Design mapper, start of the top module:
module mapper #(
    parameter DIM4_WIDTH = 8,  
    parameter DIM3_WIDTH = 8, 
    parameter DIM2_WIDTH = 8,  
    parameter DIM1_WIDTH = 8,
    parameter IDX4_WIDTH = 8,  
    parameter IDX3_WIDTH = 8, 
    parameter IDX2_WIDTH = 8,  
    parameter IDX1_WIDTH = 8,
    parameter ROW_MAJOR = 1,   
    parameter ADDR_WIDTH = 32 
)( 
    input  logic                        clk,            
    input  logic                        rst,            
    input  logic [DIM4_WIDTH - 1:0]     dim4, 
    input  logic [DIM3_WIDTH - 1:0]     dim3, 
    input  logic [DIM2_WIDTH - 1:0]     dim2,
    input  logic [DIM1_WIDTH - 1:0]     dim1,
    input  logic [IDX4_WIDTH - 1:0]     idx4,
    input  logic [IDX3_WIDTH - 1:0]     idx3, 
    input  logic [IDX2_WIDTH - 1:0]     idx2,
    input  logic [IDX1_WIDTH - 1:0]     idx1,
    input  logic [ADDR_WIDTH - 1:0]     base_addr,
    output logic [ADDR_WIDTH - 1:0]     addr
);
    logic [ADDR_WIDTH - 1:0] mult1_result, mult2_result, mult3_result;
    logic [ADDR_WIDTH - 1:0] dim3_dim2_dim1, dim2_dim1;
    logic [ADDR_WIDTH - 1:0] addr_temp;
    generate
        if (ROW_MAJOR) begin : row_major_block
            always_ff @(posedge clk or posedge rst) begin
                if (rst) begin
                    dim2_dim1 <= '0;
                    dim3_dim2_dim1 <= '0;
                end else begin
                    dim2_dim1 <= dim2 * dim1;
                    dim3_dim2_dim1 <= dim3 * dim2 * dim1;
                end
            end
            always_ff @(posedge clk or posedge rst) begin
                if (rst) begin
                    mult1_result <= '0;
                    mult2_result <= '0;
                    mult3_result <= '0;
  ...
Size: ~2800 cells after synthesis.
Settings: LEC_CHECK=0, ABC_AREA=0, CAP_MARGIN=20, CELL_PAD_IN_SITES_DETAIL_PLACEMENT=1, CORE_MARGIN=10, CORE_UTILIZATION=35, CTS_CLUSTER_DIAMETER=158, CTS_CLUSTER_SIZE=94, GPL_TIMING_DRIVEN=0, MAX_ROUTING_LAYER=met5, MIN_ROUTING_LAYER=met1, PLACE_DENSITY=0.77, SLEW_MARGIN=20, TNS_END_PERCENT=40; clock period 20.0 ns.
run.sh (not shown) runs the stock make flow with config.mk's settings and CLKGATE_MAP_FILE=.
Rerun with:
Settings changed: ABC_AREA 0 to default, CELL_PAD_IN_SITES_DETAIL_PLACEMENT 1 to default, CORE_MARGIN 10 to 2, CORE_UTILIZATION 35 to 58, CTS_CLUSTER_DIAMETER 158 to default, CTS_CLUSTER_SIZE 94 to default, GPL_TIMING_DRIVEN 0 to default, MAX_ROUTING_LAYER met5 to default, MIN_ROUTING_LAYER met1 to default, PLACE_DENSITY 0.77 to default, TNS_END_PERCENT 40 to default.
Clock period 20.0 ns to 6.22 ns, I/O delays scaled along.
Now the flow ran to the end with violations: setup timing.
Cell area climbs by 6.8%.
Clock-buffer cell count stays the same.
Die size fell by 46%.
Via count went down by 9.3%.
Cell count goes down by 5.7%.
Rerun with:
Settings changed: CORE_UTILIZATION 58 to 40.
Clock period 6.22 ns to 11.2 ns, I/O delays scaled along.
Result: Now the flow went through all stages and came out clean. Critical path depth is unchanged. Clock-buffer cell count is unchanged. Synthesized area stays the same. Cell area drops by 7.2%. Global-route usage drops by 9.3 points. First-iteration DRC count climbs by about 7.5%. Sequential share of layout area climbs by 0.88 points. Cell count climbs by about 1.7%. Wire length drops by 4.0%.
Rerun with:
Settings changed: ABC_AREA from default to 1, CTS_CLUSTER_DIAMETER from default to 80, CTS_CLUSTER_SIZE from default to 28, MAX_ROUTING_LAYER from default to met4.
Clock period 11.2 ns to 12.0 ns, I/O delays scaled along.
The new run ran to the end with no violations; routed wire length rises by 14%; core utilization falls by 0.54 points; setup slack gets better by 1.3 ns; final cell count climbs by 30%; area after synthesis rose by 9.5%; design area went up by 7.8%; clock-buffer cell count is unchanged; die area rose by 9.4%.
Rerun with:
Settings changed: ABC_AREA 1 to default, CAP_MARGIN 20 to 25, CELL_PAD_IN_SITES_GLOBAL_PLACEMENT from default to 2, CORE_ASPECT_RATIO from default to 1.75, CTS_CLUSTER_DIAMETER 80 to default, CTS_CLUSTER_SIZE 28 to 54, GPL_ROUTABILITY_DRIVEN from default to 0, GPL_TIMING_DRIVEN from default to 0, PLACE_DENSITY_LB_ADDON from default to 0.23, TNS_END_PERCENT from default to 20.
The changed run produced a clean layout. Final cell count went down by 22%. Synthesized cell count decreases by 28%.

---

The RTL this note starts from:
==> flow/design.v <==
module mapper #(
    parameter DIM4_WIDTH = 8,  
    parameter DIM3_WIDTH = 8, 
    parameter DIM2_WIDTH = 8,  
    parameter DIM1_WIDTH = 8,
    parameter IDX4_WIDTH = 8,  
    parameter IDX3_WIDTH = 8, 
    parameter IDX2_WIDTH = 8,  
    parameter IDX1_WIDTH = 8,
    parameter ROW_MAJOR = 1,   
    parameter ADDR_WIDTH = 32 
)( 
    input  logic                        clk,            
    input  logic                        rst,            
    input  logic [DIM4_WIDTH - 1:0]     dim4, 
    input  logic [DIM3_WIDTH - 1:0]     dim3, 
    input  logic [DIM2_WIDTH - 1:0]     dim2,
    input  logic [DIM1_WIDTH - 1:0]     dim1,
    input  logic [IDX4_WIDTH - 1:0]     idx4,
    input  logic [IDX3_WIDTH - 1:0]     idx3, 
    input  logic [IDX2_WIDTH - 1:0]     idx2,
    input  logic [IDX1_WIDTH - 1:0]     idx1,
    input  logic [ADDR_WIDTH - 1:0]     base_addr,
    output logic [ADDR_WIDTH - 1:0]     addr
);
    logic [ADDR_WIDTH - 1:0] mult1_result, mult2_result, mult3_result;
    logic [ADDR_WIDTH - 1:0] dim3_dim2_dim1, dim2_dim1;
    logic [ADDR_WIDTH - 1:0] addr_temp;
    generate
        if (ROW_MAJOR) begin : row_major_block
            always_ff @(posedge clk or posedge rst) begin
                if (rst) begin
                    dim2_dim1 <= '0;
                    dim3_dim2_dim1 <= '0;
                end else begin
                    dim2_dim1 <= dim2 * dim1;
                    dim3_dim2_dim1 <= dim3 * dim2 * dim1;
                end
            end
            always_ff @(posedge clk or posedge rst) begin
                if (rst) begin
                    mult1_result <= '0;
                    mult2_result <= '0;
                    mult3_result <= '0;
                end else begin
                    mult1_result <= idx4 * dim3_dim2_dim1;
                    mult2_result <= idx3 * dim2_dim1;
                    mult3_result <= idx2 * dim1;
                end
            end
            always_ff @(posedge clk or posedge rst) begin
                if (rst) begin
                    addr_temp <= '0;
                end else begin
                    addr_temp <= base_addr + mult1_result + mult2_result + mult3_result + idx1;
                end
            end
        end else begin : column_major_block
            always_ff @(posedge clk or posedge rst) begin
                if (rst) begin
                    dim2_dim1 <= '0;
                    dim3_dim2_dim1 <= '0;
                end else begin
                    dim2_dim1 <= dim2 * dim1;
                    dim3_dim2_dim1 <= dim3 * dim2 * dim1;
                end
            end
            always_ff @(posedge clk or posedge rst) begin
                if (rst) begin
                    mult1_result <= '0;
                    mult2_result <= '0;
                    mult3_result <= '0;
                end else begin
                    mult1_result <= idx4 * dim3_dim2_dim1;
                    mult2_result <= idx3 * dim2_dim1;
                    mult3_result <= idx1 * dim2;
                end
            end
            always_ff @(posedge clk or posedge rst) begin
                if (rst) begin
                    addr_temp <= '0;
                end else begin
                    addr_temp <= base_addr + mult1_result + mult2_result + mult3_result + idx2;
                end
            end
        end
    endgenerate
    assign addr = addr_temp;
endmodule
clock: 8.09 ns
lec_check: 0
cap_margin: 20
cell_pad_in_sites_detail_placement: 1
cell_pad_in_sites_global_placement: 1
core_margin: 4
core_utilization: 31
gpl_timing_driven: 0
max_routing_layer: met4
place_density_lb_addon: 0.18
setup_slack_margin: 2.0
slew_margin: 20
The baseline reached the layout checks and failed them: setup timing.
Rerun with:
- CELL_PAD_IN_SITES_DETAIL_PLACEMENT: 1 -> not set
- CELL_PAD_IN_SITES_GLOBAL_PLACEMENT: 1 -> not set
- CORE_MARGIN: 4 -> 2
- CORE_UTILIZATION: 31 -> 65
- GPL_TIMING_DRIVEN: 0 -> not set
- MAX_ROUTING_LAYER: met4 -> not set
- PLACE_DENSITY_LB_ADDON: 0.18 -> not set
- SETUP_SLACK_MARGIN: 2.0 -> not set
- clock period: 8.09 -> 11.2 ns (I/O delays scaled with it)
Result: With this change the flow ran to the end with no violations; non-clock buffer count came out lower by 145; die area went down by 53%; worst hold slack degrades by 0.073 ns; wire length shrinks by about 24%.
Rerun with:
- MAX_ROUTING_LAYER: not set -> met4
- SETUP_SLACK_MARGIN: not set -> 2.13
- TNS_END_PERCENT: not set -> 5
- clock period: 11.2 -> 7.96 ns (I/O delays scaled with it)
What happened:
- Now the flow produced a layout that fails on setup timing
- utilization goes up by 4.1 points
- critical path depth came out lower by 1
- cell count grows by 3.8%
- routed wire length went up by about 5.5%
- non-clock buffer count grows by 124
- count of clock-buffer cells in the layout decreases by 1
- hold slack gets better by 0.060 ns
Rerun with:
- CORE_UTILIZATION: 65 -> 58
- MAX_ROUTING_LAYER: met4 -> not set
- SETUP_SLACK_MARGIN: 2.13 -> -0.6
- TNS_END_PERCENT: 5 -> not set
- clock period: 7.96 -> 6.09 ns (I/O delays scaled with it)
Effect: The new run finished with setup timing left; worst setup slack got worse by 1.3 ns; non-clock buffer count goes up by 107; cell count goes up by 5.1%; wire length goes up by about 1.7%; area after synthesis does not change; die area goes up by 12%.

---

== run 1 ==
// mapper: RTL as listed in full above, without the edits since
clock: 7.19 ns
lec_check: 0
cap_margin: 5
core_margin: 2
core_utilization: 72
cts_cluster_size: 41
max_routing_layer: met4
setup_slack_margin: 0.43
slew_margin: 20
In run 1 the implementation completed, yet the final layout does not meet the checks, the culprit being setup timing.
Inputs modified between run 1 and run 2:
- a change of CORE_UTILIZATION from 72 to 40
- a deleted MAX_ROUTING_LAYER that had been met4
- a deleted CTS_CLUSTER_SIZE that had been 41
- a change of CAP_MARGIN from 5 to 20
- a deleted SETUP_SLACK_MARGIN that had been 0.43
- a change of the clock period (ns, I/O delays scaled along) from 7.19 to 12.0
### Flow results
Run 2 completed every stage of the flow, and the final layout passed the timing, DRC and antenna checks.
After synthesis and placement, the instance count of run 2 is above that of run 1.
### run 2 -> run 3
- PLACE_DENSITY: unset -> 0.41
- CORE_ASPECT_RATIO: unset -> 0.5
- TNS_END_PERCENT: unset -> 5
- CORE_UTILIZATION: 40 -> 56
- CTS_CLUSTER_DIAMETER: unset -> 182
- CTS_CLUSTER_SIZE: unset -> 98
### Flow results
- Diff run 2 and run 3: core utilization higher in run 3
- Diff run 2 -> run 3: area growth from synthesis to layout has decreased; sequential share of layout area ~0 delta; number of nets in the final layout about even; final routed wirelength across all metal layers shows an increase of 950 µm.
- In the metrics for run 2 and run 3, the one carrying the higher final-layout clock buffer total is run 3.
- | overall via count from detail_route | run 3 vs run 2 | ≈ equal |
- Reported for run 2 and run 3, count of sequential standard cells turned out identical to the last digit.
- For the number of antenna violations at the first check in global routing, run 3 came in 1 higher than run 2 did.
Edits applied to the flow inputs when going from run 3 to run 4:
- swapping 98 for 99 in CTS_CLUSTER_SIZE
- swapping 56 for 40 in CORE_UTILIZATION
- swapping 182 for 263 in CTS_CLUSTER_DIAMETER
- putting ABC_AREA at 1 where nothing was set
- clearing PLACE_DENSITY, which used to be 0.41
- putting MAX_ROUTING_LAYER at met4 where nothing was set
- clearing CORE_ASPECT_RATIO, which used to be 0.5
- swapping 5 for 30 in TNS_END_PERCENT
--- outcome ---
- Looking at count of non-CTS buffers in the layout, run 4 sits about 5% lower than run 3 does.
- Max floorplan core density across run 4 and run 3: run 3
- Compared with run 3, in run 4 met1 layer usage reported by global route saw a decrease, setup slack saw an increase, met2 layer wire length in the routed design saw an increase, core occupancy in the finished layout saw a decrease.
- Compared with run 3, in run 4 count of routing violations after the opening detailed-route iteration increased 21%, overall track demand over capacity in global routing now smaller.
- No stage failed in run 4, and the final checks on the layout all came back clean.
- For the fmax, run 4 came in 7.4% higher than run 3 did.
Setup changes, run 4 to run 5
- swapping 20 for 30 in SLEW_MARGIN
- clearing CTS_CLUSTER_SIZE, which used to be 99
- putting GPL_TIMING_DRIVEN at 0 where nothing was set
- swapping 30 for 50 in TNS_END_PERCENT
- putting PLACE_DENSITY_LB_ADDON at 0.23 where nothing was set
- clearing CTS_CLUSTER_DIAMETER, which used to be 263
- clearing ABC_AREA, which used to be 1
- putting CELL_PAD_IN_SITES_GLOBAL_PLACEMENT at 2 where nothing was set
- putting CORE_ASPECT_RATIO at 1.75 where nothing was set
- putting GPL_ROUTABILITY_DRIVEN at 0 where nothing was set
- swapping 20 for 25 in CAP_MARGIN
==> comparison <==
- Diff run 4 -> run 5 | remaining max-slew budget at the tightest pin | increase of 15 points
- Run 5 ends up with a final critical-path required period that is 1350 ps higher than in run 4.
- The adder and majority gate portion of the synthesized area of run 5 is higher than that of run 4.
- On fraction of area in multi-input gates, the higher figure sits with run 5, not run 4.
